`design/flow/run.sh`:
```
#!/bin/bash
# the make line also repeats each setting of config.mk as NAME=value (left out here)
make -C /OpenROAD-flow-scripts/flow DESIGN_CONFIG=/design/flow/config.mk WORK_HOME=/design/flow/orfs CLKGATE_MAP_FILE= finish
```
`design/flow/config.mk`:
```
export PLATFORM = sky130hd
export DESIGN_NAME = mdc
export DESIGN_NICKNAME = mdc
export VERILOG_FILES = /design/flow/design.v
export SDC_FILE = /design/flow/constraint.sdc
export NUM_CORES = 4
export LEC_CHECK = 0
export CAP_MARGIN = 20
export CORE_MARGIN = 2
export CORE_UTILIZATION = 33
export CTS_BUF_LIST = sky130_fd_sc_hd__clkbuf_16
export SLEW_MARGIN = 20
```
`design/flow/constraint.sdc`:
```
create_clock -name core_clock -period 4.01 [get_ports {clk}]
set_input_delay 0.8020 -clock core_clock [delete_from_list [all_inputs] [get_ports {clk}]]
set_output_delay 0.8020 -clock core_clock [all_outputs]
set_load 0.01 [all_outputs]
```
`design/flow/design.v`:
```
module mdc (clk, rst_n, start, A, B, out, done);
input clk, rst_n, start;
input [7:0] A, B;
output reg [7:0] out;
output reg done;
reg [1:0] state;
reg [7:0] A_aux, B_aux;
localparam IDLE = 2'b00;
localparam SUBTRACT = 2'b01;
localparam FINISHED = 2'b10;
always @(posedge clk or negedge rst_n) begin
    if (!rst_n) begin
        state <= IDLE;
        out <= 0;
        done <= 0;
    end else begin
        done <= 0;
        case (state)
            IDLE: begin
                state <= IDLE;
                if (start) begin
                    state <= SUBTRACT;
                    A_aux <= A;
                    B_aux <= B;
                end
            end
            SUBTRACT: begin
                state <= SUBTRACT;
                if (A_aux > B_aux)
                    A_aux <= A_aux - B_aux;
                else if (B_aux > A_aux)
                    B_aux <= B_aux - A_aux;
                else
                    state <= FINISHED;
            end
            FINISHED: begin
                state <= IDLE;
                done <= 1;
                out <= A_aux;
            end
            default: state <= IDLE;
        endcase
    end
end
endmodule
```
==> results of run 1 <==
## stage by stage
step	utilization	worst slack [ns]	hold WS (ns)	total power, mW
after floorplan	-	1.416	0.3519	1.216
after global placement	0.3967	1.376	0.4915	1.502
after detailed placement	0.3967	1.283	0.4991	1.506
after CTS	0.4102	1.269	0.5144	1.737
after global routing	0.4102	1.009	0.5211	1.893
final	0.4102	1.273	0.5108	1.731
## area by class of cell
class	count	area share
timing repair buffer	31	0.1251
clock buffer	3	0.03128
sequential	28	0.3259
tap	75	0.03910
inverter	23	0.03597
multi-input combinational	144	0.4411
clock inverter	1	0.001564
## metal layers
| metal | share of wire | up-vias |
|---|---|---|
| met5 | 0 | - |
| met3 | 0.030 | 8 |
| li1 | - | 790 |
| met2 | 0.45 | 37 |
| met1 | 0.50 | 727 |
| met4 | 0.018 | 0 |
==> out/results.ini, run 1 <==
[synthesis]
synth-seq-cells=28
yosys.area.top_type_share=0.2427
synthMuxAreaShare=0.05689
post_synth_instance_area_um2=1979
yosysWarningCount=1
postSynthCellCount=205
leading_post_synthesis_cells_by_instance_count=sky130_fd_sc_hd__inv_1 (22), sky130_fd_sc_hd__edfxtp_1 (16), sky130_fd_sc_hd__ha_1 (16)
yosys.cell_count.top_type=sky130_fd_sc_hd__inv_1
yosys.area_share.adder=0.1214
synth_simple_gate_area_share=0.1460
synthArstFlopShare=0.4286
enable_flop_cells=16
ys_types=38
flop_cell=sky130_fd_sc_hd__edfxtp_1
yosys_area_um2=1979
postSynthAreaPerCell_um2=9.656
synth-seq-area-share=0.3951
synth.yosys.num_cells=205
yosys-top-cells-area=sky130_fd_sc_hd__edfxtp_1 (24%), sky130_fd_sc_hd__dfrtp_1 (14%), sky130_fd_sc_hd__ha_1 (10%)
synthXorXnorAreaFrac=0.008850
top_logic_kind=AND-OR/OR-AND gates
synthAoiAreaFrac=0.2016
cell_taking_the_most_area_after_synthesis=sky130_fd_sc_hd__edfxtp_1
floorplan.nets=242

[floorplan]
placeableCoreArea_um2=5851
die_width_um=81.45
fp.dieArea_um2=6633
pin_count=28
placementRows=28
fp-utilization=0.3383
chip_height_um=81.45

[clock_tree]
path_clk_slew_ns=0.06
clock_tree.buffer_depth=2
cts_tree=done
hold_buffers=0
cts.htree.levels=1
ctsResizeCount=0
cts_setup_buffers=0
clk_latency_ns=0.26
clock_tree.root_cell=sky130_fd_sc_hd__clkbuf_16
cts-buffers-inserted=3
clkSinkCount=28

[final_timing]
tightest_slew_ns=0.7521
hold_viol=0
number_of_pins_with_negative_max_slew_slack_in_the_final_report=0
tns_ns=0
max-slew-margin-rel=0.4986
setup_viol=0
rsz0062_at_grt=no
finalCriticalPeriod_ns=2.737
fin_skew_ns=0.004686
max_freq_ghz=0.3654
final_min_period_over_clock_period=0.6825

[placement]
hpwlAfterDp_um=3313
dpl-instance-area_um2=2321
place.gp.congestion=0.8459
numPortBuffers=27
placed_cells=301

[routing]
post-route-drc-count=0
routed_wirelength_um=4314
wl_per_cell_um=14.14
dr.first_iter.drc_count=84
first_pass_iters=4
post_drt_via_cell_ratio=5.121
via_count=1562
antennaDiodeCount=0
drtAntennaViolNets=0

[global_route]
grt_remaining_overflow=0
grt_usage=0.1436
grt_start_max_net_pins=21
globalRouteMet1Util=0.2085
first_pass_grt_wire_length_um=7355
grt_antenna_before_repair=0
met2_resource_use_gr=0.2148
grtUsageMet3=0.01758
first_global_vias=1552
globalRoute.busiestLayer=met2

[pwr]
share_seq_of_total_power=0.311
power.leakage_nw=0.9897
clock_power_share=0.131
comb_power_share=0.558
areal_power_density_over_the_cells_nw_per_um2=721.4
switching_share=0.4031
intPower_mw=1.033
powerClk_mw=0.227
worst_ir_drop_vdd_mv=0.3441
largestPowerGroup=combinational logic
pg_seq_mw=0.539
total_switching_power_mw=0.6978
power_in_combinational_cells_mw=0.966

[critical_path]
critPathLaunchType=register
timing.critical_path.max_delay_family=AND-OR/OR-AND gates
worst-r2r-setup-slack_ns=1.27
timing.setup.critical_path_class=reg -> reg
timing.critical_path.buf_inv=1
r2r_end=A_aux[2]
critPathCapture=A_aux[2]
cp_endpoint_kind=register
critical_path_required_ns=3.90
max_stage_delay_ns=0.64
rr_startpoint=A_aux[0]
worst_ep_arrival_time_ns=2.63
worst-r2r-cell-count=7
cp_max_fo=8
cells_along_the_critical_path=inv_1 > ha_1 > fa_1 > nand2b_1 > a211oi_1 > o31ai_1 > a21oi_1
cp_slowest_cell=sky130_fd_sc_hd__a21oi_1
critical_path.startpoint=A_aux[0]
cp.depth=7

[run]
openroad.warnings=34
maxCapViolations=0

[cells_and_area]
syn_to_final_growth_pct=21.24
combGateArea_um2=1059
ff_latch_area_um2=782.0
finish.net_count=268
filler_cell_count=573
fin_cells=305
design_area_um2=2400

[min_path]
worst_hold_path_type=reg -> reg
destination_of_the_worst_hold_path=out[1]
hold_start=out[1]
timing.hold.worst_path_depth=1

[run_status]
outcome=complete, no violations

==> run 2, diff against run 1 <==
CAP_MARGIN = 40   (was 20)
CORE_UTILIZATION = 56   (was 33)
CTS_CLUSTER_SIZE = 89   (was default)
GPL_TIMING_DRIVEN = 0   (was default)
PLACE_DENSITY_LB_ADDON = 0.13   (was default)
SETUP_SLACK_MARGIN = -0.13   (was default)
clock period = 4.87 ns   (was 4.01 ns; I/O delays follow)
==> run 2 against run 1 <==
Compared with the run above: clock-buffer cell count unchanged; die area shrank 39%; total power is 15% lower; critical path depth shrank 4; still clean on timing, DRC and antenna; sequential power is 19% lower; wire length grew 4.2%; sequential share of layout area hardly changed.
==> out/results.ini, run 2 <==
[cells_and_area]
syn_to_final_growth_pct=21.18  ; was 21.24%
fin_cells=283  ; was 305
final_util=0.7132  ; was 0.4102
finish.net_count=275  ; was 268

[min_path]
timing.hold.worst_path_depth=0  ; was 1
destination_of_the_worst_hold_path=done  ; was out[1]
hold_start=state[1]  ; was out[1]
worst_hold_path_type=reg -> reg  ; unchanged

[clock_tree]
clock_tree.buffer_depth=2  ; unchanged
cts_tree=done  ; unchanged
hold_buffers=0  ; unchanged
clkSinkCount=28  ; unchanged
ctsResizeCount=0  ; unchanged
clk_latency_ns=0.27  ; was 0.26 ns
cts_setup_buffers=0  ; unchanged
path_clk_slew_ns=0.07  ; was 0.06 ns
clock_tree.root_cell=sky130_fd_sc_hd__clkbuf_16  ; unchanged
cts.htree.levels=1  ; unchanged
cts-buffers-inserted=3  ; unchanged

[placement]
numPortBuffers=27  ; unchanged
hpwlAfterDp_um=3468  ; was 3313 um
worst_setup_slack_post_dpl_ns=1.495  ; was 1.283 ns
place.gp.congestion=0.9525  ; was 0.8459
placed_cells=278  ; was 301

[floorplan]
fp-utilization=0.5885  ; was 0.3383
die_width_um=63.45  ; was 81.45 um
fp.dieArea_um2=4026  ; was 6633 um2
placeableCoreArea_um2=3363  ; was 5851 um2
placementRows=21  ; was 28
chip_height_um=63.45  ; was 81.45 um
pin_count=28  ; unchanged

[final_timing]
max-slew-margin-rel=0.4697  ; was 0.4986
number_of_pins_with_negative_max_slew_slack_in_the_final_report=0  ; unchanged
tns_ns=0  ; unchanged
timing.final.ws_setup_ns=2.053  ; was 1.273 ns
fin_hold_ws_ns=0.3855  ; was 0.5108 ns
final_min_period_over_clock_period=0.5784  ; was 0.6825
hold_viol=0  ; unchanged
fin_skew_ns=0.004564  ; was 0.004686 ns
rsz0062_at_grt=no  ; unchanged
finalCriticalPeriod_ns=2.817
setup_viol=0  ; unchanged
max_freq_ghz=0.3550
tightest_slew_ns=0.7955  ; was 0.7521 ns

[synthesis]
synthArstFlopShare=0.4286  ; unchanged
synth-seq-area-share=0.3951  ; unchanged
synthMuxAreaShare=0.05689  ; unchanged
postSynthAreaPerCell_um2=9.656  ; unchanged
cell_taking_the_most_area_after_synthesis=sky130_fd_sc_hd__edfxtp_1  ; unchanged
synthXorXnorAreaFrac=0.008850  ; unchanged
top_logic_kind=AND-OR/OR-AND gates  ; unchanged
yosys.area_share.adder=0.1214  ; unchanged
post_synth_instance_area_um2=1979  ; unchanged
synth_simple_gate_area_share=0.1460  ; unchanged
leading_post_synthesis_cells_by_instance_count=sky130_fd_sc_hd__inv_1 (22), sky130_fd_sc_hd__edfxtp_1 (16), sky130_fd_sc_hd__ha_1 (16)  ; unchanged
enable_flop_cells=16  ; unchanged
flop_cell=sky130_fd_sc_hd__edfxtp_1  ; unchanged
floorplan.nets=242  ; unchanged
postSynthCellCount=205  ; unchanged
yosysWarningCount=1  ; unchanged
yosys.area.top_type_share=0.2427  ; unchanged
synthAoiAreaFrac=0.2016  ; unchanged
synth.yosys.num_cells=205  ; unchanged
yosys_area_um2=1979  ; unchanged
ys_types=38  ; unchanged
yosys.cell_count.top_type=sky130_fd_sc_hd__inv_1  ; unchanged
yosys-top-cells-area=sky130_fd_sc_hd__edfxtp_1 (24%), sky130_fd_sc_hd__dfrtp_1 (14%), sky130_fd_sc_hd__ha_1 (10%)  ; unchanged
synth-seq-cells=28  ; unchanged

[global_route]
grt_remaining_overflow=0  ; unchanged
first_global_vias=1564  ; was 1552
grt_antenna_before_repair=0  ; unchanged
first_pass_grt_wire_length_um=7576  ; was 7355 um
grt_start_max_net_pins=16  ; was 21
grt_usage=0.2381  ; was 0.1436

[routing]
post-route-drc-count=0  ; unchanged
post_drt_via_cell_ratio=5.922  ; was 5.121
first_pass_iters=4  ; unchanged
wl_per_cell_um=15.89  ; was 14.14 um
drtAntennaViolNets=0  ; unchanged
dr.first_iter.drc_count=111  ; was 84
via_count=1676  ; was 1562
routed_wirelength_um=4496  ; was 4314 um
antennaDiodeCount=0  ; unchanged

[pwr]
switching_share=0.4117  ; was 0.4031
clock_power_share=0.132  ; was 0.131
share_seq_of_total_power=0.297  ; was 0.311
total_switching_power_mw=0.6032  ; was 0.6978 mW
largestPowerGroup=combinational logic  ; unchanged
comb_power_share=0.570  ; was 0.558
areal_power_density_over_the_cells_nw_per_um2=610.9  ; was 721.4 nW/um2
power.leakage_nw=1.007  ; was 0.9897 nW
intPower_mw=0.8621  ; was 1.033 mW
worst_ir_drop_vdd_mv=0.2546  ; was 0.3441 mV
pg_seq_mw=0.435  ; was 0.539 mW
power_in_combinational_cells_mw=0.836  ; was 0.966 mW
powerClk_mw=0.194  ; was 0.227 mW

[run]
maxCapViolations=0  ; unchanged
openroad.warnings=34  ; unchanged

[run_status]
outcome=complete, no violations  ; unchanged

[critical_path]
cp.depth=3  ; was 7
max_stage_delay_ns=0.83  ; was 0.64 ns
timing.critical_path.buf_inv=1  ; unchanged
worst-r2r-setup-slack_ns=2.08  ; was 1.27 ns
timing.critical_path.max_delay_family=AND-OR/OR-AND gates  ; unchanged
critPathCapture=A_aux[5]  ; was A_aux[2]
cp_endpoint_kind=register  ; unchanged
critical_path.startpoint=rst_n  ; was A_aux[0]
timing.setup.critical_path_class=in -> reg  ; was reg -> reg
cp_max_fo=14  ; was 8
worst-r2r-cell-count=7  ; unchanged
cp_slowest_cell=sky130_fd_sc_hd__clkdlybuf4s50_1  ; was sky130_fd_sc_hd__a21oi_1
r2r_end=A_aux[5]  ; was A_aux[2]
critPathLaunchType=input pin  ; was register
rr_startpoint=A_aux[0]  ; unchanged
worst_ep_arrival_time_ns=2.71  ; was 2.63 ns
cells_along_the_critical_path=clkdlybuf4s50_1 > o211ai_1 > a21oi_1  ; was inv_1 > ha_1 > fa_1 > nand2b_1 > a211oi_1 > o31ai_1 > a21oi_1
critical_path_required_ns=4.77  ; was 3.90 ns

-- run 2: area by class of cell --
type                            instances  area (um2)
Multi-Input combinational cell        144        1064
Buffer                                 10       52.55
Tap cell                               46       57.56
Inverter                               23       86.33
Sequential cell                        28       782.0
Clock buffer                            3       75.07
Timing Repair Buffer                   28       277.8
Fill cell                             278       964.7
Clock inverter                          1       3.754
-- run 2: stage by stage --
step                cell area (um2)  power [mW]
finish                         2399       1.465
global route                   2399       1.574
CTS                            2391       1.455
detailed placement             2312       1.261
global placement               2307       1.220
floorplan                      1979       1.002
-- run 2: per-layer routing --
| metal | global-route usage | up-vias | share of wire |
|---|---|---|---|
| met2 | 0.3868 | 67 | 0.48 |
| met5 | 0 | - | 0 |
| li1 | - | 805 | - |
| met3 | 0.01786 | 5 | 0.069 |
| met1 | 0.3445 | 799 | 0.44 |
| met4 | 0.06250 | 0 | 0.011 |
==> run 3, diff against run 2 <==
ABC_AREA = 1   (was default)
CAP_MARGIN = 20   (was 40)
CORE_UTILIZATION = 62   (was 56)
CTS_CLUSTER_SIZE = 96   (was 89)
GPL_TIMING_DRIVEN = default   (was 0)
PLACE_DENSITY_LB_ADDON = default   (was 0.13)
SETUP_SLACK_MARGIN = default   (was -0.13)
clock period = 1.4 ns   (was 4.87 ns; I/O delays follow)
==> run 3 against run 2 <==
Compared with the run above: the flow now stops in global routing (5_1_grt); synthesized area fell by 4.6%; die area fell by 13%; synthesized cell count rose by 20%.
==> out/results.ini, run 3 <==
[run_status]
outcome=stopped before the end  ; was complete, no violations
lastStage=global routing (5_1_grt)
firstError=[ERROR DPL-0038] Utilization greater than 100%, impossible to legalize

[synthesis]
synth-seq-cells=28  ; unchanged
yosysWarningCount=1  ; unchanged
cell_taking_the_most_area_after_synthesis=sky130_fd_sc_hd__edfxtp_1  ; unchanged
synthXorXnorAreaFrac=0.01856  ; was 0.008850
yosys.area.top_type_share=0.2545  ; was 0.2427
synthAoiAreaFrac=0.06892  ; was 0.2016
top_logic_kind=simple AND/OR/NAND/NOR gates  ; was AND-OR/OR-AND gates
synth_simple_gate_area_share=0.2697  ; was 0.1460
post_synth_instance_area_um2=1888  ; was 1979 um2
synth-seq-area-share=0.4142  ; was 0.3951
flop_cell=sky130_fd_sc_hd__edfxtp_1  ; unchanged
yosys.cell_count.top_type=sky130_fd_sc_hd__nand2_1  ; was sky130_fd_sc_hd__inv_1
synthMuxAreaShare=0  ; was 0.05689
synth.yosys.num_cells=246  ; was 205
floorplan.nets=283  ; was 242
yosys-top-cells-area=sky130_fd_sc_hd__edfxtp_1 (25%), sky130_fd_sc_hd__nand2_1 (16%), sky130_fd_sc_hd__dfrtp_1 (15%)  ; was sky130_fd_sc_hd__edfxtp_1 (24%), sky130_fd_sc_hd__dfrtp_1 (14%), sky130_fd_sc_hd__ha_1 (10%)
synthArstFlopShare=0.4286  ; unchanged
ys_types=20  ; was 38
postSynthCellCount=246  ; was 205
yosys_area_um2=1888  ; was 1979 um2
postSynthAreaPerCell_um2=7.675  ; was 9.656 um2
leading_post_synthesis_cells_by_instance_count=sky130_fd_sc_hd__nand2_1 (81), sky130_fd_sc_hd__inv_1 (44), sky130_fd_sc_hd__nand3_1 (19)  ; was sky130_fd_sc_hd__inv_1 (22), sky130_fd_sc_hd__edfxtp_1 (16), sky130_fd_sc_hd__ha_1 (16)
yosys.area_share.adder=0.1272  ; was 0.1214
enable_flop_cells=16  ; unchanged

[floorplan]
fp.dieArea_um2=3503  ; was 4026 um2
placeableCoreArea_um2=2978  ; was 3363 um2
pin_count=28  ; unchanged
chip_height_um=59.19  ; was 63.45 um
die_width_um=59.19  ; was 63.45 um
placementRows=20  ; was 21
fp-utilization=0.6340  ; was 0.5885

[placement]
dpl-instance-area_um2=2540  ; was 2312 um2
place.gp.congestion=0.8902  ; was 0.9525
hpwlAfterDp_um=3475  ; was 3468 um
worst_setup_slack_post_dpl_ns=-0.7007  ; was 1.495 ns
numPortBuffers=27  ; unchanged

[clock_tree]
cts.htree.levels=1  ; unchanged
clock_tree.root_cell=sky130_fd_sc_hd__clkbuf_16  ; unchanged
clkSinkCount=28  ; unchanged
clock_tree.buffer_depth=2  ; unchanged
cts-buffers-inserted=3  ; unchanged

## run 3: stage by stage
stage	hold slack, ns	cells
2_1_floorplan	-0.01559	246
3_3_place_gp	0.4908	335
3_5_place_dp	0.4936	335
4_1_cts	0.3635	346
## run 3: repair_timing
item / CTS
resized: 50
buffers inserted: 7
endpoints found under the setup margin: 41
pin swaps: 7
hold buffers: 0
==> run 4, diff against run 3 <==
CAP_MARGIN = 40   (was 20)
CORE_UTILIZATION = 68   (was 62)
CTS_CLUSTER_SIZE = 89   (was 96)
GPL_TIMING_DRIVEN = 1   (was default)
SETUP_SLACK_MARGIN = -0.13   (was default)
SLEW_MARGIN = 5   (was 20)
clock period = 3.36 ns   (was 1.4 ns; I/O delays follow)
==> run 4 against run 3 <==
Compared with the run above: now clean on timing, DRC and antenna; synthesized area stayed put; synthesized cell count is the same; die area fell by 8.2%.
==> out/results.ini, run 4 <==
[pwr]
power_in_combinational_cells_mw=0.996
powerClk_mw=0.267
share_seq_of_total_power=0.326
areal_power_density_over_the_cells_nw_per_um2=825.2
power.leakage_nw=1.178
intPower_mw=1.077
clock_power_share=0.143
pg_seq_mw=0.612
worst_ir_drop_vdd_mv=0.6700
comb_power_share=0.531
fin_total_pwr_mw=1.875
total_switching_power_mw=0.7979
largestPowerGroup=combinational logic
switching_share=0.4255

[synthesis]
postSynthAreaPerCell_um2=7.675  ; unchanged
flop_cell=sky130_fd_sc_hd__edfxtp_1  ; unchanged
yosys.area_share.adder=0.1272  ; unchanged
yosys_area_um2=1888  ; unchanged
floorplan.nets=283  ; unchanged
synthAoiAreaFrac=0.06892  ; unchanged
synthMuxAreaShare=0  ; unchanged
cell_taking_the_most_area_after_synthesis=sky130_fd_sc_hd__edfxtp_1  ; unchanged
synth-seq-cells=28  ; unchanged
synthXorXnorAreaFrac=0.01856  ; unchanged
synthArstFlopShare=0.4286  ; unchanged
post_synth_instance_area_um2=1888  ; unchanged
ys_types=20  ; unchanged
postSynthCellCount=246  ; unchanged
top_logic_kind=simple AND/OR/NAND/NOR gates  ; unchanged
yosys.area.top_type_share=0.2545  ; unchanged
synth-seq-area-share=0.4142  ; unchanged
yosys-top-cells-area=sky130_fd_sc_hd__edfxtp_1 (25%), sky130_fd_sc_hd__nand2_1 (16%), sky130_fd_sc_hd__dfrtp_1 (15%)  ; unchanged
leading_post_synthesis_cells_by_instance_count=sky130_fd_sc_hd__nand2_1 (81), sky130_fd_sc_hd__inv_1 (44), sky130_fd_sc_hd__nand3_1 (19)  ; unchanged
yosys.cell_count.top_type=sky130_fd_sc_hd__nand2_1  ; unchanged
synth.yosys.num_cells=246  ; unchanged
yosysWarningCount=1  ; unchanged
synth_simple_gate_area_share=0.2697  ; unchanged
enable_flop_cells=16  ; unchanged

[critical_path]
crit_path_frequent_cell=sky130_fd_sc_hd__nand2_1
critPathCapture=B_aux[6]
critical_path.startpoint=A_aux[0]
critical_path_required_ns=3.33
worst-r2r-setup-slack_ns=1.16
timing.critical_path.buf_inv=2
timing.setup.critical_path_class=reg -> reg
worst-r2r-cell-count=10
worst_ep_arrival_time_ns=2.17
cp_max_fo=8
cp.depth=10
r2r_end=B_aux[6]
critPathLaunchType=register
cp_endpoint_kind=register
max_stage_delay_ns=0.39
timing.critical_path.max_delay_family=adder cells
cells_along_the_critical_path=ha_1 > fa_1 > inv_1 > nand2_1 > nand2_1 > nand3_1 > nand2_1 > a21oi_1 > nor2_1 > buf_4
rr_startpoint=A_aux[0]
cp_slowest_cell=sky130_fd_sc_hd__edfxtp_1

[final_timing]
fin_skew_ns=0.001882
rsz0062_at_grt=no
hold_viol=0
tns_ns=0
final_min_period_over_clock_period=0.6558
setup_viol=0
number_of_pins_with_negative_max_slew_slack_in_the_final_report=0
max_freq_ghz=0.4538
max-slew-margin-rel=0.5352
tightest_slew_ns=0.6964
finalCriticalPeriod_ns=2.203

[clock_tree]
cts-buffers-inserted=3  ; unchanged
cts.htree.levels=1  ; unchanged
clkSinkCount=28  ; unchanged
cts_setup_buffers=0  ; was 7
clk_latency_ns=0.26
clock_tree.buffer_depth=2  ; unchanged
clock_tree.root_cell=sky130_fd_sc_hd__clkbuf_16  ; unchanged
hold_buffers=0  ; unchanged
cts_tree=done
ctsResizeCount=0  ; was 50
path_clk_slew_ns=0.07

[routing]
dr.first_iter.drc_count=116
post-route-drc-count=0
drtAntennaViolNets=0
first_pass_iters=4
post_drt_via_cell_ratio=5.469
wl_per_cell_um=13.19
antennaDiodeCount=0
via_count=1668
routed_wirelength_um=4024

[floorplan]
placementRows=19  ; was 20
pin_count=28  ; unchanged
die_width_um=56.70  ; was 59.19 um
placeableCoreArea_um2=2686  ; was 2978 um2
fp.dieArea_um2=3214  ; was 3503 um2
chip_height_um=56.70  ; was 59.19 um
fp-utilization=0.7028  ; was 0.6340

[min_path]
destination_of_the_worst_hold_path=state[2]
timing.hold.worst_path_depth=2
hold_start=state[0]
worst_hold_path_type=reg -> reg

[run]
openroad.warnings=36
maxCapViolations=0

[cells_and_area]
finish.net_count=312
syn_to_final_growth_pct=20.34

[placement]
place.gp.congestion=0.8858  ; was 0.8902
numPortBuffers=27  ; unchanged
hpwlAfterDp_um=2903  ; was 3475 um

[global_route]
first_pass_grt_wire_length_um=6789
grt_start_max_net_pins=27
grt_usage=0.2748
first_global_vias=1543
grt_remaining_overflow=0
grt_antenna_before_repair=0

[run_status]
outcome=complete, no violations  ; was stopped before the end

run 4: area by class of cell:
type	count	area (um2)
Sequential cell	28	782.0
Multi-Input combinational cell	168	914.6
Clock buffer	3	75.07
Fill cell	167	414.1
Inverter	44	165.2
Clock inverter	1	3.754
Tap cell	31	38.79
Timing Repair Buffer	30	292.8
run 4: per-layer routing:
layer | track usage | up-vias | wire, um
met4 | 0.08163 | 0 | 41
met1 | 0.3560 | 757 | 1688
li1 | - | 820 | -
met2 | 0.4801 | 84 | 1997
met3 | 0.03226 | 7 | 296
met5 | 0 | - | 0
run 4: metrics by stage:
step                      area [um2]  utilization  hold WS [ns]  instances  worst slack, ns
final                           2272       0.8458        0.4958        305            1.157
after global routing            2272       0.8458        0.5198        305            1.033
after CTS                       2272       0.8458        0.5005        305            1.202
after detailed placement        2193       0.8165        0.4968        301            1.073
after global placement          2193       0.8165        0.4909        301            1.096
after floorplan                 1888            -        0.3519        246            1.187
==> run 5, diff against run 4 <==
HOLD_SLACK_MARGIN = 0.24   (was default)
PLACE_DENSITY_LB_ADDON = 0.13   (was default)
SLEW_MARGIN = 20   (was 5)
clock period = 2.43 ns   (was 3.36 ns; I/O delays follow)
==> run 5 against run 4 <==
Compared with the run above: still clean on timing, DRC and antenna; setup slack got worse by 1.1 ns; synthesized cell count did not move; clock power rose by 43%; sequential share of layout area fell by 0.11 points; maximum frequency fell by 7.2%; wire length rose by 6.7%; critical path type unchanged; largest cell class unchanged.
==> out/results.ini, run 5 <==
[routing]
wl_per_cell_um=14.04  ; was 13.19 um
routed_wl_met2_um=2092  ; was 1997 um
first_pass_iters=4  ; unchanged
post_drt_via_cell_ratio=5.451  ; was 5.469
routed_wirelength_um=4295  ; was 4024 um
detail_route.wirelength.met1_um=1808  ; was 1688 um
post-route-drc-count=0  ; unchanged
drtAntennaViolNets=0  ; unchanged
antennaDiodeCount=0  ; unchanged
dr.first_iter.drc_count=69  ; was 116
route.top_layer_used=met4  ; unchanged
met3_wirelength_um=287  ; was 296 um
via_count=1668  ; unchanged

[critical_path]
r2r_end=A_aux[0]  ; was B_aux[6]
critPathCapture=A_aux[0]  ; was B_aux[6]
critical_path.startpoint=A_aux[0]  ; unchanged
critPathLaunchType=register  ; unchanged
cells_along_the_critical_path=inv_1 > ha_1 > fa_1 > inv_1 > nand2_1 > nand2_1 > nand3_1 > nand2_1 > nand2_2 > a21boi_1 > buf_4  ; was ha_1 > fa_1 > inv_1 > nand2_1 > nand2_1 > nand3_1 > nand2_1 > a21oi_1 > nor2_1 > buf_4
crit_path_frequent_cell=sky130_fd_sc_hd__nand2_1  ; unchanged
worst-r2r-setup-slack_ns=0.06  ; was 1.16 ns
critical_path_required_ns=2.40  ; was 3.33 ns
cp.depth=11  ; was 10
cp_endpoint_kind=register  ; unchanged
worst-r2r-cell-count=11  ; was 10
timing.critical_path.max_delay_family=adder cells  ; unchanged
worst_ep_arrival_time_ns=2.35  ; was 2.17 ns
rr_startpoint=A_aux[0]  ; unchanged
max_stage_delay_ns=0.39  ; about the same
timing.setup.critical_path_class=reg -> reg  ; unchanged
timing.critical_path.buf_inv=3  ; was 2
cp_slowest_cell=sky130_fd_sc_hd__fa_1  ; was sky130_fd_sc_hd__edfxtp_1
cp_max_fo=6  ; was 8

[floorplan]
placementRows=19  ; unchanged
placeableCoreArea_um2=2686  ; unchanged
chip_height_um=56.70  ; unchanged
fp.dieArea_um2=3214  ; unchanged
fp-utilization=0.7028  ; unchanged
die_width_um=56.70  ; unchanged
pin_count=28  ; unchanged

[global_route]
first_pass_grt_wire_length_um=7224  ; was 6789 um
grt_remaining_overflow=0  ; unchanged
grt_antenna_before_repair=0  ; unchanged
first_global_vias=1619  ; was 1543
grt_usage=0.2899  ; was 0.2748
grt_start_max_net_pins=26  ; was 27

[synthesis]
floorplan.nets=283  ; unchanged
synth-seq-area-share=0.4142  ; unchanged
post_synth_instance_area_um2=1888  ; unchanged
postSynthAreaPerCell_um2=7.675  ; unchanged
enable_flop_cells=16  ; unchanged
yosysWarningCount=1  ; unchanged
yosys_area_um2=1888  ; unchanged
synth.yosys.num_cells=246  ; unchanged
ys_types=20  ; unchanged
synth-seq-cells=28  ; unchanged
synth_simple_gate_area_share=0.2697  ; unchanged
top_logic_kind=simple AND/OR/NAND/NOR gates  ; unchanged
yosys.cell_count.top_type=sky130_fd_sc_hd__nand2_1  ; unchanged
synthArstFlopShare=0.4286  ; unchanged
yosys.area.top_type_share=0.2545  ; unchanged
postSynthCellCount=246  ; unchanged
leading_post_synthesis_cells_by_instance_count=sky130_fd_sc_hd__nand2_1 (81), sky130_fd_sc_hd__inv_1 (44), sky130_fd_sc_hd__nand3_1 (19)  ; unchanged
synthMuxAreaShare=0  ; unchanged
synthAoiAreaFrac=0.06892  ; unchanged
cell_taking_the_most_area_after_synthesis=sky130_fd_sc_hd__edfxtp_1  ; unchanged
flop_cell=sky130_fd_sc_hd__edfxtp_1  ; unchanged
yosys-top-cells-area=sky130_fd_sc_hd__edfxtp_1 (25%), sky130_fd_sc_hd__nand2_1 (16%), sky130_fd_sc_hd__dfrtp_1 (15%)  ; unchanged
synthXorXnorAreaFrac=0.01856  ; unchanged
yosys.area_share.adder=0.1272  ; unchanged

[clock_tree]
clock_tree.root_cell=sky130_fd_sc_hd__clkbuf_16  ; unchanged
cts_setup_buffers=0  ; unchanged
cts-buffers-inserted=3  ; unchanged
ctsResizeCount=0  ; unchanged
clock_tree.buffer_depth=2  ; unchanged
cts_tree=done  ; unchanged
clk_latency_ns=0.26  ; about the same
cts.htree.levels=1  ; unchanged
hold_buffers=0  ; unchanged
path_clk_slew_ns=0.07  ; about the same
clkSinkCount=28  ; unchanged

[final_timing]
fin_skew_ns=0.004357  ; was 0.001882 ns
tightest_slew_ns=0.5146  ; was 0.6964 ns
hold_viol=0  ; unchanged
final_min_period_over_clock_period=0.9773  ; was 0.6558
number_of_pins_with_negative_max_slew_slack_in_the_final_report=0  ; unchanged
setup_viol=0  ; unchanged
timing.final.ws_setup_ns=0.05508  ; was 1.157 ns
tns_ns=0  ; unchanged
max-slew-margin-rel=0.6570  ; was 0.5352
finalCriticalPeriod_ns=2.375  ; was 2.203 ns
max_freq_ghz=0.4211  ; was 0.4538 GHz

[pwr]
total_switching_power_mw=1.137  ; was 0.7979 mW
intPower_mw=1.499  ; was 1.077 mW
powerClk_mw=0.381  ; was 0.267 mW
power_in_combinational_cells_mw=1.40  ; was 0.996 mW
clock_power_share=0.144  ; was 0.143
comb_power_share=0.531  ; about the same
worst_ir_drop_vdd_mv=0.9060  ; was 0.6700 mV
power.leakage_nw=1.182  ; was 1.178 nW
switching_share=0.4315  ; was 0.4255
areal_power_density_over_the_cells_nw_per_um2=1156  ; was 825.2 nW/um2
largestPowerGroup=combinational logic  ; unchanged
share_seq_of_total_power=0.325  ; was 0.326
pg_seq_mw=0.856  ; was 0.612 mW

[placement]
numPortBuffers=27  ; unchanged
dpl-instance-area_um2=2201  ; was 2193 um2
hpwlAfterDp_um=3119  ; was 2903 um
worst_setup_slack_post_dpl_ns=0.1620  ; was 1.073 ns
placed_cells=302  ; was 301
place.gp.congestion=0.8658  ; was 0.8858

[run]
maxCapViolations=0  ; unchanged
openroad.warnings=34  ; was 36

[cells_and_area]
fin_cells=306  ; was 305
finish.net_count=313  ; was 312
design_area_um2=2280  ; was 2272 um2
final_util=0.8486  ; was 0.8458
syn_to_final_growth_pct=20.74  ; was 20.34%
filler_cell_count=172  ; was 167

[run_status]
outcome=complete, no violations  ; unchanged

[min_path]
destination_of_the_worst_hold_path=state[2]  ; unchanged
hold_start=state[0]  ; unchanged
timing.hold.worst_path_depth=2  ; unchanged
worst_hold_path_type=reg -> reg  ; unchanged

run 5: area by class of cell:
type / count / area [um2] / area share
Clock buffer: 3 / 75.07 / 0.03293
Timing Repair Buffer: 31 / 300.3 / 0.1317
Inverter: 44 / 165.2 / 0.07245
Clock inverter: 1 / 3.754 / 0.001647
Multi-Input combinational cell: 168 / 914.6 / 0.4012
Sequential cell: 28 / 782.0 / 0.3430
Tap cell: 31 / 38.79 / 0.01701
run 5: metrics by stage:
stage               power [mW]  hold slack [ns]
floorplan                1.764           0.1904
global placement         2.150           0.4918
detailed placement       2.215           0.5043
CTS                      2.618           0.5152
global route             2.848           0.5292
finish                   2.636           0.5170
run 5: per-layer routing:
layer	track usage	vias up
met1	0.3771	758
li1	-	823
met2	0.4950	76
met3	0.04147	11
met4	0.09524	0
met5	0	-
==> run 6, diff against run 5 <==
CTS_CLUSTER_SIZE = 15   (was 89)
HOLD_SLACK_MARGIN = default   (was 0.24)
PLACE_DENSITY_LB_ADDON = default   (was 0.13)
clock period = 3.43 ns   (was 2.43 ns; I/O delays follow)
==> run 6 against run 5 <==
Compared with the run above: synthesized area did not move; first-iteration DRC count up 72%; setup slack gained 1.2 ns; final area down 0.33%; cell count decreased by 0.33%; clock power shrank 29%; maximum frequency rose by 8.8%; combinational power down 31%; register-to-register slack improved by 1.2 ns; non-clock buffer count is 1 lower; via count is 0.84% lower; critical endpoint is now A_aux[7]; largest power group unchanged; highest routed layer unchanged.
==> out/results.ini, run 6 <==
[critical_path]
rr_startpoint=A_aux[0]  ; unchanged
timing.critical_path.buf_inv=3  ; unchanged
critPathLaunchType=register  ; unchanged
r2r_end=A_aux[7]  ; was A_aux[0]
cp_slowest_cell=sky130_fd_sc_hd__fa_1  ; unchanged
timing.critical_path.max_delay_family=adder cells  ; unchanged
critical_path_required_ns=3.41  ; was 2.40 ns
critical_path.startpoint=A_aux[0]  ; unchanged
critPathCapture=A_aux[7]  ; was A_aux[0]
cells_along_the_critical_path=inv_1 > ha_1 > fa_1 > inv_1 > nand2_1 > nand2_1 > nand3_1 > nand2_1 > nand2_2 > a21boi_1 > buf_4  ; unchanged
cp.depth=11  ; unchanged
cp_max_fo=8  ; was 6
timing.setup.critical_path_class=reg -> reg  ; unchanged
max_stage_delay_ns=0.38  ; was 0.39 ns
worst-r2r-setup-slack_ns=1.25  ; was 0.06 ns
worst_ep_arrival_time_ns=2.16  ; was 2.35 ns
crit_path_frequent_cell=sky130_fd_sc_hd__nand2_1  ; unchanged
worst-r2r-cell-count=11  ; unchanged
cp_endpoint_kind=register  ; unchanged

[clock_tree]
hold_buffers=0  ; unchanged
clk_latency_ns=0.27  ; was 0.26 ns
path_clk_slew_ns=0.07  ; about the same
clkSinkCount=28  ; unchanged
clock_tree.buffer_depth=2  ; unchanged
cts.htree.levels=1  ; unchanged
cts_tree=done  ; unchanged
cts_setup_buffers=0  ; unchanged
cts-buffers-inserted=3  ; unchanged
clock_tree.root_cell=sky130_fd_sc_hd__clkbuf_16  ; unchanged
ctsResizeCount=0  ; unchanged

[final_timing]
setup_viol=0  ; unchanged
hold_viol=0  ; unchanged
fin_skew_ns=0.004170  ; was 0.004357 ns
max_freq_ghz=0.4582  ; was 0.4211 GHz
rsz0062_at_grt=no
timing.final.ws_setup_ns=1.248  ; was 0.05508 ns
tns_ns=0  ; unchanged
tightest_slew_ns=0.7416  ; was 0.5146 ns
number_of_pins_with_negative_max_slew_slack_in_the_final_report=0  ; unchanged
max-slew-margin-rel=0.5050  ; was 0.6570
final_min_period_over_clock_period=0.6363  ; was 0.9773
finalCriticalPeriod_ns=2.182  ; was 2.375 ns

[floorplan]
placeableCoreArea_um2=2686  ; unchanged
die_width_um=56.70  ; unchanged
fp.dieArea_um2=3214  ; unchanged
pin_count=28  ; unchanged
placementRows=19  ; unchanged
fp-utilization=0.7028  ; unchanged
chip_height_um=56.70  ; unchanged

[synthesis]
synthArstFlopShare=0.4286  ; unchanged
flop_cell=sky130_fd_sc_hd__edfxtp_1  ; unchanged
synthAoiAreaFrac=0.06892  ; unchanged
yosys-top-cells-area=sky130_fd_sc_hd__edfxtp_1 (25%), sky130_fd_sc_hd__nand2_1 (16%), sky130_fd_sc_hd__dfrtp_1 (15%)  ; unchanged
top_logic_kind=simple AND/OR/NAND/NOR gates  ; unchanged
synth_simple_gate_area_share=0.2697  ; unchanged
yosys.area_share.adder=0.1272  ; unchanged
yosys_area_um2=1888  ; unchanged
synth-seq-area-share=0.4142  ; unchanged
yosysWarningCount=1  ; unchanged
leading_post_synthesis_cells_by_instance_count=sky130_fd_sc_hd__nand2_1 (81), sky130_fd_sc_hd__inv_1 (44), sky130_fd_sc_hd__nand3_1 (19)  ; unchanged
post_synth_instance_area_um2=1888  ; unchanged
ys_types=20  ; unchanged
postSynthCellCount=246  ; unchanged
synth-seq-cells=28  ; unchanged
synthMuxAreaShare=0  ; unchanged
postSynthAreaPerCell_um2=7.675  ; unchanged
floorplan.nets=283  ; unchanged
synth.yosys.num_cells=246  ; unchanged
synthXorXnorAreaFrac=0.01856  ; unchanged
yosys.cell_count.top_type=sky130_fd_sc_hd__nand2_1  ; unchanged
yosys.area.top_type_share=0.2545  ; unchanged
enable_flop_cells=16  ; unchanged
cell_taking_the_most_area_after_synthesis=sky130_fd_sc_hd__edfxtp_1  ; unchanged

[cells_and_area]
syn_to_final_growth_pct=20.34  ; was 20.74%
design_area_um2=2272  ; was 2280 um2
filler_cell_count=160  ; was 172
finish.net_count=312  ; was 313
fin_cells=305  ; was 306

[routing]
antennaDiodeCount=0  ; unchanged
via_count=1654  ; was 1668
post-route-drc-count=0  ; unchanged
wl_per_cell_um=13.38  ; was 14.04 um
drtAntennaViolNets=0  ; unchanged
routed_wirelength_um=4080  ; was 4295 um
first_pass_iters=4  ; unchanged
post_drt_via_cell_ratio=5.423  ; was 5.451
dr.first_iter.drc_count=119  ; was 69

[pwr]
total_switching_power_mw=0.7855  ; was 1.137 mW
share_seq_of_total_power=0.326  ; was 0.325
power_in_combinational_cells_mw=0.971  ; was 1.40 mW
clock_power_share=0.146  ; was 0.144
powerClk_mw=0.269  ; was 0.381 mW
comb_power_share=0.528  ; was 0.531
worst_ir_drop_vdd_mv=0.7138  ; was 0.9060 mV
switching_share=0.4266  ; was 0.4315
largestPowerGroup=combinational logic  ; unchanged
areal_power_density_over_the_cells_nw_per_um2=810.3  ; was 1156 nW/um2
fin_total_pwr_mw=1.841  ; was 2.636 mW
intPower_mw=1.056  ; was 1.499 mW
power.leakage_nw=1.178  ; was 1.182 nW
pg_seq_mw=0.601  ; was 0.856 mW

[placement]
dpl-instance-area_um2=2193  ; was 2201 um2
worst_setup_slack_post_dpl_ns=1.110  ; was 0.1620 ns
placed_cells=301  ; was 302
hpwlAfterDp_um=2943  ; was 3119 um
place.gp.congestion=0.8569  ; was 0.8658
numPortBuffers=27  ; unchanged

[global_route]
first_global_vias=1617  ; was 1619
grt_start_max_net_pins=27  ; was 26
grt_remaining_overflow=0  ; unchanged
grt_usage=0.2907  ; was 0.2899
first_pass_grt_wire_length_um=6941  ; was 7224 um
grt_antenna_before_repair=0  ; unchanged

[run]
maxCapViolations=0  ; unchanged
openroad.warnings=36  ; was 34

[min_path]
hold_start=state[0]  ; unchanged
worst_hold_path_type=reg -> reg  ; unchanged
timing.hold.worst_path_depth=2  ; unchanged
destination_of_the_worst_hold_path=state[2]  ; unchanged

[run_status]
outcome=complete, no violations  ; unchanged

-- run 6: layout make-up --
cell class                      instances  area (um2)  share of cell area
Clock buffer                            3       75.07             0.03304
Timing Repair Buffer                   30       292.8              0.1289
Inverter                               44       165.2             0.07269
Tap cell                               31       38.79             0.01707
Clock inverter                          1       3.754            0.001652
Multi-Input combinational cell        168       914.6              0.4025
Sequential cell                        28       782.0              0.3442
-- run 6: metrics by stage --
step,utilization,hold slack [ns]
floorplan,-,0.3519
global route,0.8458,0.5280
finish,0.8458,0.4967
detailed placement,0.8165,0.4985
CTS,0.8458,0.5009
global placement,0.8165,0.4902
-- run 6: metal layers --
layer	part of all wire	vias to the layer above	GRT usage	wire [um]
met5	0	-	0	0
met4	0.038	0	0.1837	157
met3	0.074	16	0.04147	301
met2	0.49	78	0.4917	1993
met1	0.40	744	0.3434	1627
li1	-	816	-	-
==> run 7, diff against run 6 <==
ABC_AREA = default   (was 1)
CAP_MARGIN = 0   (was 40)
CELL_PAD_IN_SITES_GLOBAL_PLACEMENT = 2   (was default)
CORE_ASPECT_RATIO = 0.71   (was default)
CORE_UTILIZATION = 49   (was 68)
CTS_CLUSTER_DIAMETER = 43   (was default)
CTS_CLUSTER_SIZE = 100   (was 15)
GPL_ROUTABILITY_DRIVEN = 0   (was default)
GPL_TIMING_DRIVEN = 0   (was 1)
HOLD_SLACK_MARGIN = 0.02   (was default)
MAX_ROUTING_LAYER = met4   (was default)
MIN_ROUTING_LAYER = met2   (was default)
PLACE_DENSITY = 0.84   (was default)
SETUP_SLACK_MARGIN = 0.37   (was -0.13)
TNS_END_PERCENT = 20   (was default)
clock period = 1.58 ns   (was 3.43 ns; I/O delays follow)
==> run 7 against run 6 <==
Compared with the run above: die area up 42%; the flow now stops in global placement (3_3_place_gp); synthesized area grew 4.8%; synthesized cell count shrank 17%.
==> out/results.ini, run 7 <==
[run_status]
outcome=stopped before the end  ; was complete, no violations
lastStage=global placement (3_3_place_gp)
firstError=[ERROR GPL-0301] Utilization 101.860 % exceeds 100%.

[synthesis]
synthXorXnorAreaFrac=0.008850  ; was 0.01856
postSynthAreaPerCell_um2=9.656  ; was 7.675 um2
yosys_area_um2=1979  ; was 1888 um2
synthMuxAreaShare=0.05689  ; was 0
synth-seq-cells=28  ; unchanged
yosys.area.top_type_share=0.2427  ; was 0.2545
post_synth_instance_area_um2=1979  ; was 1888 um2
floorplan.nets=242  ; was 283
ys_types=38  ; was 20
yosys-top-cells-area=sky130_fd_sc_hd__edfxtp_1 (24%), sky130_fd_sc_hd__dfrtp_1 (14%), sky130_fd_sc_hd__ha_1 (10%)  ; was sky130_fd_sc_hd__edfxtp_1 (25%), sky130_fd_sc_hd__nand2_1 (16%), sky130_fd_sc_hd__dfrtp_1 (15%)
synth_simple_gate_area_share=0.1460  ; was 0.2697
postSynthCellCount=205  ; was 246
synth-seq-area-share=0.3951  ; was 0.4142
synth.yosys.num_cells=205  ; was 246
synthArstFlopShare=0.4286  ; unchanged
top_logic_kind=AND-OR/OR-AND gates  ; was simple AND/OR/NAND/NOR gates
yosysWarningCount=1  ; unchanged
synthAoiAreaFrac=0.2016  ; was 0.06892
cell_taking_the_most_area_after_synthesis=sky130_fd_sc_hd__edfxtp_1  ; unchanged
enable_flop_cells=16  ; unchanged
yosys.area_share.adder=0.1214  ; was 0.1272
flop_cell=sky130_fd_sc_hd__edfxtp_1  ; unchanged
yosys.cell_count.top_type=sky130_fd_sc_hd__inv_1  ; was sky130_fd_sc_hd__nand2_1
leading_post_synthesis_cells_by_instance_count=sky130_fd_sc_hd__inv_1 (22), sky130_fd_sc_hd__edfxtp_1 (16), sky130_fd_sc_hd__ha_1 (16)  ; was sky130_fd_sc_hd__nand2_1 (81), sky130_fd_sc_hd__inv_1 (44), sky130_fd_sc_hd__nand3_1 (19)

[floorplan]
chip_height_um=57.56  ; was 56.70 um
pin_count=28  ; unchanged
placementRows=19  ; unchanged
die_width_um=79.43  ; was 56.70 um
placeableCoreArea_um2=3875  ; was 2686 um2
fp-utilization=0.5108  ; was 0.7028
fp.dieArea_um2=4572  ; was 3214 um2

==> run 8, diff against run 7 <==
CAP_MARGIN = 35   (was 0)
CELL_PAD_IN_SITES_GLOBAL_PLACEMENT = default   (was 2)
CORE_ASPECT_RATIO = default   (was 0.71)
CORE_UTILIZATION = 68   (was 49)
CTS_CLUSTER_DIAMETER = default   (was 43)
CTS_CLUSTER_SIZE = default   (was 100)
GPL_ROUTABILITY_DRIVEN = default   (was 0)
GPL_TIMING_DRIVEN = default   (was 0)
HOLD_SLACK_MARGIN = default   (was 0.02)
MAX_ROUTING_LAYER = default   (was met4)
MIN_ROUTING_LAYER = default   (was met2)
PLACE_DENSITY = default   (was 0.84)
SETUP_SLACK_MARGIN = default   (was 0.37)
TNS_END_PERCENT = default   (was 20)
clock period = 2.14 ns   (was 1.58 ns; I/O delays follow)
==> run 8 against run 7 <==
Compared with the run above: the run fails in global routing (5_1_grt); die area decreased by 27%; synthesized area unchanged; synthesized cell count is the same.
==> out/results.ini, run 8 <==
[run_status]
outcome=stopped before the end  ; unchanged
lastStage=global routing (5_1_grt)  ; was global placement (3_3_place_gp)
firstError=[ERROR DPL-0038] Utilization greater than 100%, impossible to legalize  ; was [ERROR GPL-0301] Utilization 101.860 % exceeds 100%.

[placement]
placed_cells=275
hpwlAfterDp_um=4058
worst_setup_slack_post_dpl_ns=-0.07209
numPortBuffers=27
place.gp.congestion=0.9104

[synthesis]
top_logic_kind=AND-OR/OR-AND gates  ; unchanged
yosys.area.top_type_share=0.2427  ; unchanged
yosys.cell_count.top_type=sky130_fd_sc_hd__inv_1  ; unchanged
postSynthAreaPerCell_um2=9.656  ; unchanged
synth-seq-area-share=0.3951  ; unchanged
flop_cell=sky130_fd_sc_hd__edfxtp_1  ; unchanged
synthMuxAreaShare=0.05689  ; unchanged
leading_post_synthesis_cells_by_instance_count=sky130_fd_sc_hd__inv_1 (22), sky130_fd_sc_hd__edfxtp_1 (16), sky130_fd_sc_hd__ha_1 (16)  ; unchanged
synthArstFlopShare=0.4286  ; unchanged
yosys-top-cells-area=sky130_fd_sc_hd__edfxtp_1 (24%), sky130_fd_sc_hd__dfrtp_1 (14%), sky130_fd_sc_hd__ha_1 (10%)  ; unchanged
synth.yosys.num_cells=205  ; unchanged
synth_simple_gate_area_share=0.1460  ; unchanged
synth-seq-cells=28  ; unchanged
enable_flop_cells=16  ; unchanged
postSynthCellCount=205  ; unchanged
synthXorXnorAreaFrac=0.008850  ; unchanged
yosysWarningCount=1  ; unchanged
cell_taking_the_most_area_after_synthesis=sky130_fd_sc_hd__edfxtp_1  ; unchanged
post_synth_instance_area_um2=1979  ; unchanged
yosys.area_share.adder=0.1214  ; unchanged
yosys_area_um2=1979  ; unchanged
synthAoiAreaFrac=0.2016  ; unchanged
ys_types=38  ; unchanged
floorplan.nets=242  ; unchanged

[floorplan]
placeableCoreArea_um2=2758  ; was 3875 um2
chip_height_um=57.95  ; was 57.56 um
fp.dieArea_um2=3358  ; was 4572 um2
placementRows=19  ; unchanged
pin_count=28  ; unchanged
die_width_um=57.95  ; was 79.43 um
fp-utilization=0.7178  ; was 0.5108

[clock_tree]
cts-buffers-inserted=3
clkSinkCount=28
cts.htree.levels=1
clock_tree.root_cell=sky130_fd_sc_hd__clkbuf_16
clock_tree.buffer_depth=2

==> run 8: timing repair <==
| item | in CTS |
|---|---|
| cloned | 0 |
| endpoints found under the setup margin | 18 |
| pin swaps | 3 |
| setup buffers | 5 |
| hold buffers | 0 |
| gates resized | 10 |
==> run 8: metrics by stage <==
stage                     area, um2  setup TNS, ns
after CTS                      2620         -1.571
after detailed placement       2459        -0.9928
after global placement         2459              0
after floorplan                2037              0
==> run 9, diff against run 8 <==
ABC_AREA = 1   (was default)
CAP_MARGIN = 40   (was 35)
CORE_UTILIZATION = 66   (was 68)
CTS_CLUSTER_SIZE = 89   (was default)
GPL_TIMING_DRIVEN = 0   (was default)
PLACE_DENSITY = 0.44   (was default)
SETUP_SLACK_MARGIN = -0.13   (was default)
clock period = 2.45 ns   (was 2.14 ns; I/O delays follow)
==> run 9 against run 8 <==
Compared with the run above: the run now finishes clean; synthesized area decreased by 4.6%; die area down 1.6%; synthesized cell count increased by 20%.
==> out/results.ini, run 9 <==
[run_status]
outcome=complete, no violations  ; was stopped before the end

[pwr]
switching_share=0.4255
clock_power_share=0.146
comb_power_share=0.543
share_seq_of_total_power=0.311
areal_power_density_over_the_cells_nw_per_um2=1132
power.leakage_nw=1.189
total_switching_power_mw=1.103
power_in_combinational_cells_mw=1.41
largestPowerGroup=combinational logic
powerClk_mw=0.378
intPower_mw=1.489
worst_ir_drop_vdd_mv=1.051
pg_seq_mw=0.807

[synthesis]
postSynthCellCount=246  ; was 205
synth-seq-cells=28  ; unchanged
synthAoiAreaFrac=0.06892  ; was 0.2016
synth.yosys.num_cells=246  ; was 205
synth-seq-area-share=0.4142  ; was 0.3951
ys_types=20  ; was 38
post_synth_instance_area_um2=1888  ; was 1979 um2
floorplan.nets=283  ; was 242
synth_simple_gate_area_share=0.2697  ; was 0.1460
postSynthAreaPerCell_um2=7.675  ; was 9.656 um2
synthMuxAreaShare=0  ; was 0.05689
yosys.area.top_type_share=0.2545  ; was 0.2427
top_logic_kind=simple AND/OR/NAND/NOR gates  ; was AND-OR/OR-AND gates
enable_flop_cells=16  ; unchanged
flop_cell=sky130_fd_sc_hd__edfxtp_1  ; unchanged
cell_taking_the_most_area_after_synthesis=sky130_fd_sc_hd__edfxtp_1  ; unchanged
leading_post_synthesis_cells_by_instance_count=sky130_fd_sc_hd__nand2_1 (81), sky130_fd_sc_hd__inv_1 (44), sky130_fd_sc_hd__nand3_1 (19)  ; was sky130_fd_sc_hd__inv_1 (22), sky130_fd_sc_hd__edfxtp_1 (16), sky130_fd_sc_hd__ha_1 (16)
synthArstFlopShare=0.4286  ; unchanged
yosys.cell_count.top_type=sky130_fd_sc_hd__nand2_1  ; was sky130_fd_sc_hd__inv_1
yosys_area_um2=1888  ; was 1979 um2
yosys-top-cells-area=sky130_fd_sc_hd__edfxtp_1 (25%), sky130_fd_sc_hd__nand2_1 (16%), sky130_fd_sc_hd__dfrtp_1 (15%)  ; was sky130_fd_sc_hd__edfxtp_1 (24%), sky130_fd_sc_hd__dfrtp_1 (14%), sky130_fd_sc_hd__ha_1 (10%)
yosysWarningCount=1  ; unchanged
yosys.area_share.adder=0.1272  ; was 0.1214
synthXorXnorAreaFrac=0.01856  ; was 0.008850

[run]
openroad.warnings=36
maxCapViolations=0

[critical_path]
cp_max_fo=5
crit_path_frequent_cell=sky130_fd_sc_hd__nand2_1
cells_along_the_critical_path=inv_1 > ha_1 > fa_1 > inv_1 > nand2_1 > nand2_1 > nand3_1 > nand2_1 > nand2_2 > a21boi_2 > buf_4
timing.critical_path.buf_inv=3
cp_endpoint_kind=register
timing.critical_path.max_delay_family=adder cells
rr_startpoint=A_aux[0]
cp_slowest_cell=sky130_fd_sc_hd__fa_1
critical_path.startpoint=A_aux[0]
critical_path_required_ns=2.44
max_stage_delay_ns=0.39
critPathLaunchType=register
worst-r2r-setup-slack_ns=0.11
r2r_end=A_aux[7]
critPathCapture=A_aux[7]
timing.setup.critical_path_class=reg -> reg
worst-r2r-cell-count=11
worst_ep_arrival_time_ns=2.33
cp.depth=11

[min_path]
hold_start=state[1]
timing.hold.worst_path_depth=0
worst_hold_path_type=reg -> reg
destination_of_the_worst_hold_path=done

[routing]
routed_wirelength_um=4127
via_count=1678
post-route-drc-count=0
first_pass_iters=4
drtAntennaViolNets=0
post_drt_via_cell_ratio=5.430
antennaDiodeCount=0
dr.first_iter.drc_count=95
wl_per_cell_um=13.36

[final_timing]
finalCriticalPeriod_ns=2.340
tightest_slew_ns=0.5381
fin_skew_ns=0.008381
final_min_period_over_clock_period=0.9551
hold_viol=0
max_freq_ghz=0.4274
tns_ns=0
max-slew-margin-rel=0.6401
setup_viol=0
number_of_pins_with_negative_max_slew_slack_in_the_final_report=0

[clock_tree]
path_clk_slew_ns=0.07
clock_tree.root_cell=sky130_fd_sc_hd__clkbuf_16  ; unchanged
cts-buffers-inserted=3  ; unchanged
cts_setup_buffers=0  ; was 5
clk_latency_ns=0.27
hold_buffers=0  ; unchanged
ctsResizeCount=0  ; was 10
clkSinkCount=28  ; unchanged
cts.htree.levels=1  ; unchanged
clock_tree.buffer_depth=2  ; unchanged
cts_tree=done

[placement]
hpwlAfterDp_um=3176  ; was 4058 um
place.gp.congestion=0.8641  ; was 0.9104
numPortBuffers=27  ; unchanged
placed_cells=305  ; was 275

[floorplan]
chip_height_um=57.49  ; was 57.95 um
pin_count=28  ; unchanged
fp.dieArea_um2=3305  ; was 3358 um2
fp-utilization=0.6906  ; was 0.7178
placementRows=19  ; unchanged
die_width_um=57.49  ; was 57.95 um
placeableCoreArea_um2=2734  ; was 2758 um2

[global_route]
grt_remaining_overflow=0
grt_start_max_net_pins=16
grt_usage=0.2809
first_global_vias=1676
first_pass_grt_wire_length_um=6948
grt_antenna_before_repair=0

[cells_and_area]
finish.net_count=316
filler_cell_count=172
syn_to_final_growth_pct=21.27
fin_cells=309

-- run 9: final cells by class --
cell class | count | area (um2) | area share
multi-input cells | 168 | 920.9 | 0.4022
flip-flops and latches | 28 | 782.0 | 0.3415
repair buffers | 28 | 277.8 | 0.1213
inverters | 44 | 165.2 | 0.07213
clock buffers | 3 | 75.07 | 0.03279
well taps | 31 | 38.79 | 0.01694
plain buffers | 6 | 26.28 | 0.01148
clock inverters | 1 | 3.754 | 0.001639
-- run 9: stage by stage --
stage               area [um2]  total power, mW  hold slack, ns  utilization  setup WS, ns
floorplan                 1888            1.750          0.1944            -        0.2772
global placement          2197            2.121          0.3559       0.8037       -0.4206
detailed placement        2205            2.189          0.3813       0.8064       -0.2961
CTS                       2283            2.573          0.3965       0.8352      -0.07006
global route              2290            2.816          0.3974       0.8375      -0.03746
finish                    2290            2.592          0.3973       0.8375        0.1101
-- run 9: layer usage --
layer,up-vias,wire length (um),global-route usage
li1,830,-,-
met1,763,1717,0.3476
met2,78,2034,0.4724
met3,7,299,0.05442
met4,0,75,0.1296
met5,-,0,0
==> run 10, diff against run 9 <==
ABC_AREA = 0   (was 1)
CORE_UTILIZATION = 68   (was 66)
CTS_CLUSTER_SIZE = 27   (was 89)
GPL_TIMING_DRIVEN = 1   (was 0)
HOLD_SLACK_MARGIN = 0.24   (was default)
PLACE_DENSITY = default   (was 0.44)
SETUP_SLACK_MARGIN = 0.55   (was -0.13)
clock period = 2.07 ns   (was 2.45 ns; I/O delays follow)
==> run 10 against run 9 <==
Compared with the run above: the run now fails in clock tree synthesis (4_1_cts); die area grew 1.6%; synthesized cell count shrank 17%; synthesized area grew 4.8%.
==> out/results.ini, run 10 <==
[run_status]
outcome=stopped before the end  ; was complete, no violations
lastStage=clock tree synthesis (4_1_cts)
firstError=[ERROR DPL-0038] Utilization greater than 100%, impossible to legalize

[floorplan]
die_width_um=57.95  ; was 57.49 um
placementRows=19  ; unchanged
fp.dieArea_um2=3358  ; was 3305 um2
chip_height_um=57.95  ; was 57.49 um
placeableCoreArea_um2=2758  ; was 2734 um2
fp-utilization=0.7178  ; was 0.6906
pin_count=28  ; unchanged

[synthesis]
synthArstFlopShare=0.4286  ; unchanged
synthMuxAreaShare=0.05689  ; was 0
yosys-top-cells-area=sky130_fd_sc_hd__edfxtp_1 (24%), sky130_fd_sc_hd__dfrtp_1 (14%), sky130_fd_sc_hd__ha_1 (10%)  ; was sky130_fd_sc_hd__edfxtp_1 (25%), sky130_fd_sc_hd__nand2_1 (16%), sky130_fd_sc_hd__dfrtp_1 (15%)
post_synth_instance_area_um2=1979  ; was 1888 um2
flop_cell=sky130_fd_sc_hd__edfxtp_1  ; unchanged
synthAoiAreaFrac=0.2016  ; was 0.06892
yosys_area_um2=1979  ; was 1888 um2
synth_simple_gate_area_share=0.1460  ; was 0.2697
yosys.area.top_type_share=0.2427  ; was 0.2545
yosys.area_share.adder=0.1214  ; was 0.1272
postSynthAreaPerCell_um2=9.656  ; was 7.675 um2
leading_post_synthesis_cells_by_instance_count=sky130_fd_sc_hd__inv_1 (22), sky130_fd_sc_hd__edfxtp_1 (16), sky130_fd_sc_hd__ha_1 (16)  ; was sky130_fd_sc_hd__nand2_1 (81), sky130_fd_sc_hd__inv_1 (44), sky130_fd_sc_hd__nand3_1 (19)
postSynthCellCount=205  ; was 246
cell_taking_the_most_area_after_synthesis=sky130_fd_sc_hd__edfxtp_1  ; unchanged
ys_types=38  ; was 20
synth.yosys.num_cells=205  ; was 246
yosysWarningCount=1  ; unchanged
synth-seq-area-share=0.3951  ; was 0.4142
enable_flop_cells=16  ; unchanged
top_logic_kind=AND-OR/OR-AND gates  ; was simple AND/OR/NAND/NOR gates
floorplan.nets=242  ; was 283
synthXorXnorAreaFrac=0.008850  ; was 0.01856
yosys.cell_count.top_type=sky130_fd_sc_hd__inv_1  ; was sky130_fd_sc_hd__nand2_1
synth-seq-cells=28  ; unchanged

[placement]
place.gp.congestion=0.9220  ; was 0.8641
worst_setup_slack_post_dpl_ns=-0.1511  ; was -0.2961 ns
hpwlAfterDp_um=4912  ; was 3176 um
numPortBuffers=27  ; unchanged

run 10: through the flow:
| step | area (um2) | cells | hold slack (ns) |
|---|---|---|---|
| 3_3_place_gp | 2623 | 285 | 0.4886 |
| 3_5_place_dp | 2623 | 285 | 0.4999 |
| 2_1_floorplan | 2133 | 205 | 0.1184 |
==> run 11, diff against run 10 <==
ABC_AREA = default   (was 0)
CAP_MARGIN = 0   (was 40)
CELL_PAD_IN_SITES_DETAIL_PLACEMENT = 2   (was default)
CELL_PAD_IN_SITES_GLOBAL_PLACEMENT = 2   (was default)
CORE_ASPECT_RATIO = 0.71   (was default)
CORE_UTILIZATION = 49   (was 68)
CTS_CLUSTER_DIAMETER = 43   (was default)
CTS_CLUSTER_SIZE = 100   (was 27)
GPL_ROUTABILITY_DRIVEN = 0   (was default)
GPL_TIMING_DRIVEN = 0   (was 1)
HOLD_SLACK_MARGIN = 0.02   (was 0.24)
MAX_ROUTING_LAYER = met4   (was default)
MIN_ROUTING_LAYER = met2   (was default)
PLACE_DENSITY = 0.84   (was default)
SETUP_SLACK_MARGIN = -0.15   (was 0.55)
TNS_END_PERCENT = 20   (was default)
clock period = 3.01 ns   (was 2.07 ns; I/O delays follow)
==> run 11 against run 10 <==
Compared with the run above: the flow stops in detailed placement (3_5_place_dp); synthesized cell count unchanged; synthesized area stayed put; die area rose by 36%.
==> out/results.ini, run 11 <==
[floorplan]
placementRows=19  ; unchanged
pin_count=28  ; unchanged
fp-utilization=0.5108  ; was 0.7178
chip_height_um=57.56  ; was 57.95 um
die_width_um=79.43  ; was 57.95 um
placeableCoreArea_um2=3875  ; was 2758 um2
fp.dieArea_um2=4572  ; was 3358 um2

[synthesis]
top_logic_kind=AND-OR/OR-AND gates  ; unchanged
floorplan.nets=242  ; unchanged
yosys-top-cells-area=sky130_fd_sc_hd__edfxtp_1 (24%), sky130_fd_sc_hd__dfrtp_1 (14%), sky130_fd_sc_hd__ha_1 (10%)  ; unchanged
postSynthAreaPerCell_um2=9.656  ; unchanged
postSynthCellCount=205  ; unchanged
post_synth_instance_area_um2=1979  ; unchanged
synthArstFlopShare=0.4286  ; unchanged
synthMuxAreaShare=0.05689  ; unchanged
yosys.area_share.adder=0.1214  ; unchanged
synthXorXnorAreaFrac=0.008850  ; unchanged
yosys.cell_count.top_type=sky130_fd_sc_hd__inv_1  ; unchanged
cell_taking_the_most_area_after_synthesis=sky130_fd_sc_hd__edfxtp_1  ; unchanged
ys_types=38  ; unchanged
synth-seq-area-share=0.3951  ; unchanged
synth_simple_gate_area_share=0.1460  ; unchanged
flop_cell=sky130_fd_sc_hd__edfxtp_1  ; unchanged
yosysWarningCount=1  ; unchanged
leading_post_synthesis_cells_by_instance_count=sky130_fd_sc_hd__inv_1 (22), sky130_fd_sc_hd__edfxtp_1 (16), sky130_fd_sc_hd__ha_1 (16)  ; unchanged
yosys.area.top_type_share=0.2427  ; unchanged
synth-seq-cells=28  ; unchanged
synthAoiAreaFrac=0.2016  ; unchanged
enable_flop_cells=16  ; unchanged
yosys_area_um2=1979  ; unchanged
synth.yosys.num_cells=205  ; unchanged

[run_status]
lastStage=detailed placement (3_5_place_dp)  ; was clock tree synthesis (4_1_cts)
outcome=stopped before the end  ; unchanged
firstError=[ERROR DPL-0033] detailed placement checks failed during check placement.  ; was [ERROR DPL-0038] Utilization greater than 100%, impossible to legalize

[placement]
numPortBuffers=27  ; unchanged

run 11: metrics by stage:
stage / cells / setup slack, ns / total power, mW / instance area (um2)
floorplan: 205 / 0.4157 / 1.621 / 1979
global placement: 284 / -0.5928 / 2.024 / 2315
Power is estimated from default activity; no workload was simulated.
